== run A ==
Design main, start of the top module:
module main #(
    parameter MAIN_DIV = 8,      
    parameter SCAN_DIV = 4       
)(
    input wire clk,
    input wire rst,    
    input wire btnC,   
    input wire btnL,   
    input wire btnR,   
    input wire [7:0] num1,   
    input wire [7:0] num2,   
    output wire [6:0] seg,            
    output wire [3:0] an,              
    output wire multiplicationFinished    
);
    wire dividedClock;   
    wire dividedTick;    
    clockDivider #(MAIN_DIV) clockDiv(
        .clk(clk),
        .rst(rst),
        .en(1'b1),
        .clk_out(dividedClock),
        .tick(dividedTick)
    );
    wire [7:0] num1Complement, num2Complement;
    wire [7:0] multiplier, multiplicand;
    wire [7:0] multiplicandShifted;
    wire [15:0] multiplierShifted;
    reg  [15:0] productReg;
    reg signReg;
    wire tempSign;
    wire [19:0] bcdOutput;
    wire [15:0] tempOutput;
    assign num1Complement = ~num1 + 1'b1;
    assign num2Complement = ~num2 + 1'b1;
    assign multiplier = (num1[7] == 1) ? num1Complement : num1;
    assign multiplicand = (num2[7] == 1) ? num2Complement : num2;
    wire enableDebounce, enableSync;
    debouncer debounceInst(
        .clk(clk),
        .ce(dividedTick),
        .rst(rst),
        .in(btnC),
        .out(enableDebounce)
    );
    synchronizer syncInst(
        .clk(clk),
        .ce(dividedTick),
        .rst(rst),
        .in(enableDebounce),
        .out(enableSync)
    );
    wire Psel, EP, EA, EB, LA, LB, RstP;
    shift_right_register shiftRightReg(
        .clk(clk),
        .ce(dividedTick),
        .rst(rst),
        .load(LB),
        .en(EB),
        .Num(multiplicand),
        .Out(multiplicandShifted)
    );
    shift_left_register shiftLeftReg(
        .clk(clk),
        .ce(dividedTick),
        .rst(rst),
        .load(LA),
        .en(EA),
        .Num(multiplier),
        .Out(multiplierShifted)
    );
  ...
For scale: ~2000 cells after synthesis, about 130 flip-flops, roughly 15000 um2 of cells after synthesis.
Settings: LEC_CHECK=0, ABC_AREA=0, CAP_MARGIN=10, CELL_PAD_IN_SITES_DETAIL_PLACEMENT=2, CELL_PAD_IN_SITES_GLOBAL_PLACEMENT=2, CORE_ASPECT_RATIO=1.1, CORE_MARGIN=10, CORE_UTILIZATION=59, CTS_CLUSTER_DIAMETER=336, GPL_TIMING_DRIVEN=1, MAX_ROUTING_LAYER=met4, MIN_ROUTING_LAYER=met1, PLACE_DENSITY=0.6, SETUP_SLACK_MARGIN=4.48, SLEW_MARGIN=35, TNS_END_PERCENT=30; clock period 20.0 ns.
run.sh (not shown) runs the stock make flow with config.mk's settings and CLKGATE_MAP_FILE=.
FAIL run A @ global placement without I/O (3_1_place_gp_skip_io): tool exited with error
#### Input delta (run B over run A)
- a deleted GPL_TIMING_DRIVEN that had been 1
- a change of CORE_UTILIZATION from 59 to 22
- a change of SLEW_MARGIN from 35 to 30
- a change of TNS_END_PERCENT from 30 to 15
- a deleted MAX_ROUTING_LAYER that had been met4
- a deleted PLACE_DENSITY that had been 0.6
- a change of CORE_MARGIN from 10 to 2
- a change of CORE_ASPECT_RATIO from 1.1 to 0.5
- a change of CTS_CLUSTER_DIAMETER from 336 to 389
- a deleted CELL_PAD_IN_SITES_GLOBAL_PLACEMENT that had been 2
- a deleted SETUP_SLACK_MARGIN that had been 4.48
- a change of CAP_MARGIN from 10 to 20
- a change of ABC_AREA from 0 to 1
- a deleted MIN_ROUTING_LAYER that had been met1
- an added CTS_CLUSTER_SIZE of 100
- a deleted CELL_PAD_IN_SITES_DETAIL_PLACEMENT that had been 2
Results
Run B ran to completion and came out clean on the timing, DRC and antenna checks. The multiplexer share of the synthesized area of run B falls short of that of run A by 2.9 points. From run A to run B the numbers moved as follows: share of synthesized cell area in and-or and or-and compound cells shrank by 22 points; initial cell density of the core decreased by 38 points relative to the old numbers. Higher yosys synthesis chip area goes to run A over run B.
diff inputs: run B => run C
- swapping 22 for 40 in CORE_UTILIZATION
- swapping 0.5 for 1.1 in CORE_ASPECT_RATIO
- swapping 2 for 9 in CORE_MARGIN
- putting MIN_ROUTING_LAYER at met2 where nothing was set
- putting HOLD_SLACK_MARGIN at 0.15 where nothing was set
- putting CELL_PAD_IN_SITES_DETAIL_PLACEMENT at 2 where nothing was set
- swapping 389 for 240 in CTS_CLUSTER_DIAMETER
- putting PLACE_DENSITY_LB_ADDON at 0.03 where nothing was set
- swapping 30 for 15 in SLEW_MARGIN
- putting SETUP_SLACK_MARGIN at 2.52 where nothing was set
- clearing CTS_CLUSTER_SIZE, which used to be 100
- putting MAX_ROUTING_LAYER at met4 where nothing was set
- clearing TNS_END_PERCENT, which used to be 15
Results
Against run B, run C comes in about 12% lower on count of non-filler cells in the finished layout.
The maximum clock rate in run C sits 17% below the value recorded for run B.
Run C does better than run B on die size.
Per the comparison of run C with run B, met1 track demand over resource shows a reduction of 13 points, worst setup slack moved down, register share of total power moved down.
Edits applied to the flow inputs when going from run C to run D:
- removing CELL_PAD_IN_SITES_DETAIL_PLACEMENT (formerly 2)
- removing MAX_ROUTING_LAYER (formerly met4)
- removing MIN_ROUTING_LAYER (formerly met2)
- removing PLACE_DENSITY_LB_ADDON (formerly 0.03)
- changing CAP_MARGIN from 20 to 15
- removing CTS_CLUSTER_DIAMETER (formerly 240)
- changing CORE_MARGIN from 9 to 2
- removing HOLD_SLACK_MARGIN (formerly 0.15)
- removing ABC_AREA (formerly 1)
- removing CORE_ASPECT_RATIO (formerly 1.1)
- removing SETUP_SLACK_MARGIN (formerly 2.52)
Notes after the runs:
- Die width: lower on run C
- Between run C and run D, the flow reports post-detailed-routing wire length decreasing by more than a quarter.
- The non-clock buffer count in run D is 1.3 times that in run C.
- Run D vs run C: clock skew down
- Compared with run C, run D shows a lower switching fraction of total power.
- Mapped cell area, run D and run C: lower on run C
Relative to run D, the following input files were edited for run E:
- putting TNS_END_PERCENT at 15 where nothing was set
- putting CORE_ASPECT_RATIO at 1.97 where nothing was set
- putting CTS_CLUSTER_DIAMETER at 312 where nothing was set
- swapping 15 for 30 in SLEW_MARGIN
- swapping 15 for 20 in CAP_MARGIN
- swapping 40 for 25 in CORE_UTILIZATION
- putting CTS_CLUSTER_SIZE at 100 where nothing was set
- putting ABC_AREA at 1 where nothing was set
## What came out
Of run D and run E, the run reporting the lower global-route usage was run E. Run E ends up with higher total number of placement rows than run D does. Vias after detailed routing, run D and run E: higher on run D. Highest metal layer used by the detailed router = met4: run D; highest metal layer used by the detailed router = met5: run E. Against run D as the reference, run E delivers a lower post-layout utilization of the core. Comparing run D and run E, average cell area after synthesis is higher on run D. Post-route fraction of the period consumed by the critical path in run E is 26 points below run D. Run E vs run D — sequential area share after synthesis rose 3.4 points. Compared with run D, run E shows a total power that is 3.6% higher. [compare] base=run D new=run E: post-detailed-routing wire length decreased about 22%; arrival time at the worst endpoint decreased 5.18 ns.

========
main again, from the RTL that the note above started with.
Settings: LEC_CHECK=0, ABC_AREA=0, CAP_MARGIN=40, CORE_MARGIN=2, CORE_UTILIZATION=69, CTS_CLUSTER_DIAMETER=33, GPL_ROUTABILITY_DRIVEN=1, PLACE_DENSITY_LB_ADDON=0.11, SLEW_MARGIN=15; clock period 7.38 ns.
The first run aborted during clock tree synthesis (4_1_cts) with DPL-0033.
Then changed:
CORE_UTILIZATION = 29   (was 69)
PLACE_DENSITY_LB_ADDON = 0.17   (was 0.11)
clock period = 9.49 ns   (was 7.38 ns; I/O delays follow)
Effect:
- The new run finished with setup timing left
- die area came out higher by 130%
- synthesized cell count stays the same
- synthesized area stays the same
Then changed:
ABC_AREA = 1   (was 0)
CORE_UTILIZATION = 58   (was 29)
clock period = 12.1 ns   (was 9.49 ns; I/O delays follow)
Effect:
- Now the flow went through all stages and came out clean
- power drops by about a fifth
- die size drops by well over a third
- setup slack is better by 3.7 ns
- clock power drops by a quarter to a third
- wire length drops by well over a third
Then changed:
ABC_AREA = 0   (was 1)
CORE_UTILIZATION = 29   (was 58)
CTS_CLUSTER_DIAMETER = 359   (was 33)
CTS_CLUSTER_SIZE = 96   (was default)
PLACE_DENSITY = 0.57   (was default)
PLACE_DENSITY_LB_ADDON = default   (was 0.17)
clock period = 9.49 ns   (was 12.1 ns; I/O delays follow)
Now the flow completed and failed the layout checks on setup timing.
Flip-flop count is unchanged.
Power went up by about 22%.
Sequential power grows by 27%.
Worst hold slack barely changes.
Sequential share of layout area fell by 6.9 points.
Clock power went up by 23%.
Combinational power falls by about 8%.
Synthesized area is higher by 20%.

========
main again, from the RTL that the note above started with.
Settings: LEC_CHECK=0, ABC_AREA=0, CAP_MARGIN=0, CELL_PAD_IN_SITES_DETAIL_PLACEMENT=1, CORE_ASPECT_RATIO=0.84, CORE_MARGIN=8, CORE_UTILIZATION=29, CTS_CLUSTER_DIAMETER=196, GPL_ROUTABILITY_DRIVEN=0, GPL_TIMING_DRIVEN=1, HOLD_SLACK_MARGIN=0.21, MAX_ROUTING_LAYER=met5, MIN_ROUTING_LAYER=met2, PLACE_DENSITY_LB_ADDON=0.17, SLEW_MARGIN=15; clock period 9.49 ns.
The starting point finished with setup timing left.
Edit:
Settings changed: ABC_AREA 0 to 1, CAP_MARGIN 0 to 40, CELL_PAD_IN_SITES_DETAIL_PLACEMENT 1 to default, CORE_ASPECT_RATIO 0.84 to default, CORE_MARGIN 8 to 2, CTS_CLUSTER_DIAMETER 196 to 359, CTS_CLUSTER_SIZE from default to 96, GPL_ROUTABILITY_DRIVEN 0 to 1, GPL_TIMING_DRIVEN 1 to 0, HOLD_SLACK_MARGIN 0.21 to default, MAX_ROUTING_LAYER met5 to default, MIN_ROUTING_LAYER met2 to default, PLACE_DENSITY from default to 0.57, PLACE_DENSITY_LB_ADDON 0.17 to default, TNS_END_PERCENT from default to 15.
The changed run finished but fails on setup timing.
Non-clock buffer count shrinks by 414.
Worst hold slack gets worse by 0.0037 ns.
Wire length fell by 44%.
Sequential share of layout area increases by 3.8 points.
Edit:
Settings changed: CORE_UTILIZATION 29 to 58, CTS_CLUSTER_DIAMETER 359 to 33, CTS_CLUSTER_SIZE 96 to default, GPL_TIMING_DRIVEN 0 to default, PLACE_DENSITY 0.57 to default, PLACE_DENSITY_LB_ADDON from default to 0.17, TNS_END_PERCENT 15 to default.
Clock period 9.49 ns to 12.5 ns, I/O delays scaled along.
=> Now the flow produced a clean layout; wire length decreases by 15%; synthesized cell count does not change; synthesized area is unchanged; power went down by 24%.
Edit:
Settings changed: CORE_UTILIZATION 58 to 27, CTS_CLUSTER_DIAMETER 33 to 165, CTS_CLUSTER_SIZE from default to 96, PLACE_DENSITY from default to 0.57, PLACE_DENSITY_LB_ADDON 0.17 to default.
Clock period 12.5 ns to 9.49 ns, I/O delays scaled along.
Now the flow finished but fails on setup timing.
Routed wire length rose by about a fifth.
Cell area rose by a quarter to a third.
Via count rose by roughly a tenth.
Flip-flop count is unchanged.
Die area rose by well over a third.
Count of clock-buffer cells in the layout rose by 2.
Setup slack gets worse by 1.6 ns.
Cell count rose by a quarter to a third.
Combinational power rose by a quarter to a third.
Power and IR drop assume default switching activity.
